## job 3864
Design apb_master, start of the top module:
module apb_master(
  input pclk, 
  input preset,
  input [31:0]paddr,
  input pwrite,
  input [2:0]pprot,
  input [31:0]pwdata,
  input [3:0]pstrb,
  output  reg[31:0]prdata,
  output pslverr,
  output reg penable,
  output reg [3:0]psel,
  output reg pready
);
  wire [31:0] prdata0,prdata1,prdata2,prdata3;
  wire pslverr0,pslverr1,pslverr2,pslverr3;
  wire pready0,pready1,pready2,pready3;
  apb_slave slave0 (pclk,psel[0],penable,preset,paddr,pwrite,pprot,pwdata,pstrb,prdata0,pslverr0,pready0);
  apb_slave slave1 (pclk,psel[1],penable,preset,paddr,pwrite,pprot,pwdata,pstrb,prdata1,pslverr1,pready1);
  apb_slave slave2 (pclk,psel[2],penable,preset,paddr,pwrite,pprot,pwdata,pstrb,prdata2,pslverr2,pready2);
  apb_slave slave3 (pclk,psel[3],penable,preset,paddr,pwrite,pprot,pwdata,pstrb,prdata3,pslverr3,pready3); 
  assign pslverr=pslverr0|pslverr1|pslverr2|pslverr3;
  reg [1:0]state,nextstate;
  parameter idle=2'b0,setup=2'd1,access=2'd2;
  always@(posedge pclk)begin
      if(~preset) state<=idle;
      else state<=nextstate;
  end
  always @(*) begin
    nextstate=idle;
    penable=1'b0;
    case (state)
      idle : begin
        penable=1'b0;
        if(|paddr) nextstate=setup;
        else nextstate=idle;
      end
      setup : begin
        penable=1'b0;
        if(|paddr) nextstate=access;
        else nextstate=idle;
      end
      access:  begin
        penable=1'b1;
        if ( (paddr!=4'b0) && (pready==1'b1)) nextstate=setup;
        else if( (paddr==4'b0) && (pready==1'b1)) nextstate=idle;
        else nextstate=access;
      end
       default nextstate=idle;
    endcase
    case (paddr[31:30])
        2'b00 : begin
                psel=4'b0001;
                prdata=prdata0;
                end
        2'b01 : begin
                psel=4'b0010;
                prdata=prdata1;
                end
        2'b10 : begin
                psel=4'b0100;
                prdata=prdata2;
                end
        2'b11 : begin
  ...
Size in the first run: ~17,000 cells after synthesis, roughly 4,200 flip-flops, about 110 I/O pins.
clock: 3.51 ns
lec_check: 0
abc_area: 1
cap_margin: 20
cell_pad_in_sites_detail_placement: 2
cell_pad_in_sites_global_placement: 1
core_aspect_ratio: 0.51
core_margin: 2
core_utilization: 36
cts_cluster_size: 15
gpl_timing_driven: 0
max_routing_layer: met4
setup_slack_margin: -0.03
slew_margin: 20
tns_end_percent: 5
run.sh (not shown) runs the stock make flow with config.mk's settings and CLKGATE_MAP_FILE=.
Complete run, failing final checks: job 3864, reason setup timing.
Changes in job 8238 relative to job 3864:
# job 3864
export LEC_CHECK = 0
export ABC_AREA = 1
export CAP_MARGIN = 20
export CELL_PAD_IN_SITES_DETAIL_PLACEMENT = 2
export CELL_PAD_IN_SITES_GLOBAL_PLACEMENT = 1
export CORE_ASPECT_RATIO = 0.51
export CORE_MARGIN = 2
export CORE_UTILIZATION = 36
export CTS_CLUSTER_SIZE = 15
export GPL_TIMING_DRIVEN = 0
export MAX_ROUTING_LAYER = met4
export SETUP_SLACK_MARGIN = -0.03
export SLEW_MARGIN = 20
export TNS_END_PERCENT = 5
create_clock -name core_clock -period 3.51 [get_ports {pclk}]
# job 8238
export LEC_CHECK = 0
export CAP_MARGIN = 20
export CORE_MARGIN = 2
export CORE_UTILIZATION = 68
export PLACE_DENSITY = 0.6
export SLEW_MARGIN = 20
create_clock -name core_clock -period 3.26 [get_ports {pclk}]
Results
- Apart from job 3864, each of job 3864 and job 8238 ends the flow with a layout that passes the timing, DRC and antenna checks.
- Job 3864 ran in full, but the layout does not pass; the checks complain about setup timing.
- Job 8238 ended up with a higher post-route core utilization than job 3864 did.
- Logic depth of the worst setup path including buffers: lower on job 8238
- Clock share of power (job 8238 over job 3864): increase, 0.6 points
- | wire length of the first global-routing pass | job 8238 vs job 3864 | about 45% lower |
- Critical path class = reg -> out: job 8238; critical path class = reg -> reg: job 3864
- Post-synth area from yosys stat for job 8238 is lower than for job 3864.
- Relative to job 3864, overall global routing resource usage has increased by 1.9 points in job 8238.
- In job 8238 the area overhead of the layout relative to synthesis turned out 1.7 points higher than in job 3864.
- Count of clock-buffer cells in the layout went up by a few percent going from job 3864 to job 8238.
- Against job 3864, average vias per placed instance in job 8238 rose by more than 10%.
- Compared with job 3864, job 8238 is hungrier on power.
- In job 8238 the total of buffers placed on input and output ports turned out 2.9% higher than in job 3864.
- Of the two values seen for destination of the critical timing path, prdata[25] was produced by job 8238 and slave0.m1.memory[30][15]$_DFFE_PP_ by job 3864.
What job 4208 does differently from job 8238 at the input level:
# job 8238
export LEC_CHECK = 0
export CAP_MARGIN = 20
export CORE_MARGIN = 2
export CORE_UTILIZATION = 68
export PLACE_DENSITY = 0.6
export SLEW_MARGIN = 20
create_clock -name core_clock -period 3.26 [get_ports {pclk}]
# job 4208
export LEC_CHECK = 0
export CAP_MARGIN = 20
export CORE_MARGIN = 2
export CORE_UTILIZATION = 45
export CTS_CLUSTER_DIAMETER = 298
export HOLD_SLACK_MARGIN = 0.11
export PLACE_DENSITY = 0.6
export SLEW_MARGIN = 20
create_clock -name core_clock -period 8.0 [get_ports {pclk}]
## What came out
- | final worst-path cycle share | job 4208 vs job 8238 | 30 points lower |
- Compared job 4208 vs job 8238, and cell count is up in job 4208.
- Between job 8238 and job 4208, the flow reports count of clock-buffer cells in the layout increasing by a few percent.
- Delta (job 4208 minus job 8238): internal reg-to-reg setup slack higher, via count of the first global-routing pass has decreased, power density relative to cell area went down, sequential share of layout area saw an increase.
- Cmp job 4208 and job 8238 / design area / lower: job 4208
- In the tables for job 4208 and job 8238, height of the die reads lower with job 8238.
The inputs of job 1401 differ from those of job 4208 as listed below.
# job 4208
export LEC_CHECK = 0
export CAP_MARGIN = 20
export CORE_MARGIN = 2
export CORE_UTILIZATION = 45
export CTS_CLUSTER_DIAMETER = 298
export HOLD_SLACK_MARGIN = 0.11
export PLACE_DENSITY = 0.6
export SLEW_MARGIN = 20
create_clock -name core_clock -period 8.0 [get_ports {pclk}]
# job 1401
export LEC_CHECK = 0
export CAP_MARGIN = 20
export CORE_MARGIN = 2
export CORE_UTILIZATION = 72
export CTS_CLUSTER_DIAMETER = 396
export CTS_CLUSTER_SIZE = 18
export PLACE_DENSITY = 0.6
export SETUP_SLACK_MARGIN = 0.92
export SLEW_MARGIN = 20
create_clock -name core_clock -period 3.09 [get_ports {pclk}]
==> results <==
- Comparing job 1401 with job 4208, the storage element area came out essentially unchanged.
- Setup slack: job 1401 less than job 4208
- Diff job 1401 and job 4208: worst slew margin relative to its limit higher in job 1401
- For multi-input logic area, dividing the value from job 4208 by the value from job 1401 gives 0.926.
- A launch point of the critical path of paddr[30] is what job 4208 shows, while slave3.prdata[11]$_SDFF_PP0_ belongs to job 1401.
- Number of vias per cell after detailed routing in job 1401 is about 18% above job 4208.
- Job 1401 packs its core more tightly than job 4208.
- Job 4208 → job 1401: sequential share of layout area lost 1.6 points, share of the core filled by cells before placement picked up an extra 27 points.
Relative to job 1401, the following input files were edited for job 9348:
# job 1401
export LEC_CHECK = 0
export CAP_MARGIN = 20
export CORE_MARGIN = 2
export CORE_UTILIZATION = 72
export CTS_CLUSTER_DIAMETER = 396
export CTS_CLUSTER_SIZE = 18
export PLACE_DENSITY = 0.6
export SETUP_SLACK_MARGIN = 0.92
export SLEW_MARGIN = 20
create_clock -name core_clock -period 3.09 [get_ports {pclk}]
# job 9348
export LEC_CHECK = 0
export CAP_MARGIN = 20
export CORE_ASPECT_RATIO = 0.5
export CORE_MARGIN = 2
export CORE_UTILIZATION = 72
export CTS_CLUSTER_DIAMETER = 400
export CTS_CLUSTER_SIZE = 10
export HOLD_SLACK_MARGIN = 0.29
export PLACE_DENSITY_LB_ADDON = 0.0
export SETUP_SLACK_MARGIN = 0.89
export SLEW_MARGIN = 20
create_clock -name core_clock -period 3.09 [get_ports {pclk}]
[summary]
- For sequential logic power, job 1401 and job 9348 come out practically identical.
- Diff job 9348..job 1401 | clock-pin slew reported for the worst setup and hold paths after clock tree synthesis | negligible
- Per the comparison of job 9348 with job 1401, total non-filler cell area in the finished layout rose by 3.3%; fraction of power consumed by the clock network went up by 7.7 points.
- Job 9348 -> job 1401: number of nets at floorplan delta 0, exact match
- Final core utilization came out higher on job 9348 than on job 1401.
## Diff of input files: job 6262 against job 9348
# job 9348
export LEC_CHECK = 0
export CAP_MARGIN = 20
export CORE_ASPECT_RATIO = 0.5
export CORE_MARGIN = 2
export CORE_UTILIZATION = 72
export CTS_CLUSTER_DIAMETER = 400
export CTS_CLUSTER_SIZE = 10
export HOLD_SLACK_MARGIN = 0.29
export PLACE_DENSITY_LB_ADDON = 0.0
export SETUP_SLACK_MARGIN = 0.89
export SLEW_MARGIN = 20
create_clock -name core_clock -period 3.09 [get_ports {pclk}]
# job 6262
export LEC_CHECK = 0
export CAP_MARGIN = 0
export CORE_ASPECT_RATIO = 0.92
export CORE_MARGIN = 2
export CORE_UTILIZATION = 72
export CTS_CLUSTER_DIAMETER = 396
export CTS_CLUSTER_SIZE = 13
export MAX_ROUTING_LAYER = met4
export PLACE_DENSITY = 0.41
export SETUP_SLACK_MARGIN = 0.78
export SLEW_MARGIN = 35
create_clock -name core_clock -period 3.09 [get_ports {pclk}]
Results
Job 6262 ended with every stage complete and zero timing, DRC or antenna violations.
Taking job 9348 as the reference, in job 6262 length in cells of the worst reg-to-reg path went down; TritonCTS buffer count fell by 90.
Going from job 9348 to job 6262, overall fraction of global-route tracks in use shows no meaningful change, die size shows no meaningful change, area growth from synthesis to final layout now smaller.
Diff job 9348 and job 6262: met2 routed wirelength higher in job 6262
Power is estimated from default activity; no workload was simulated.
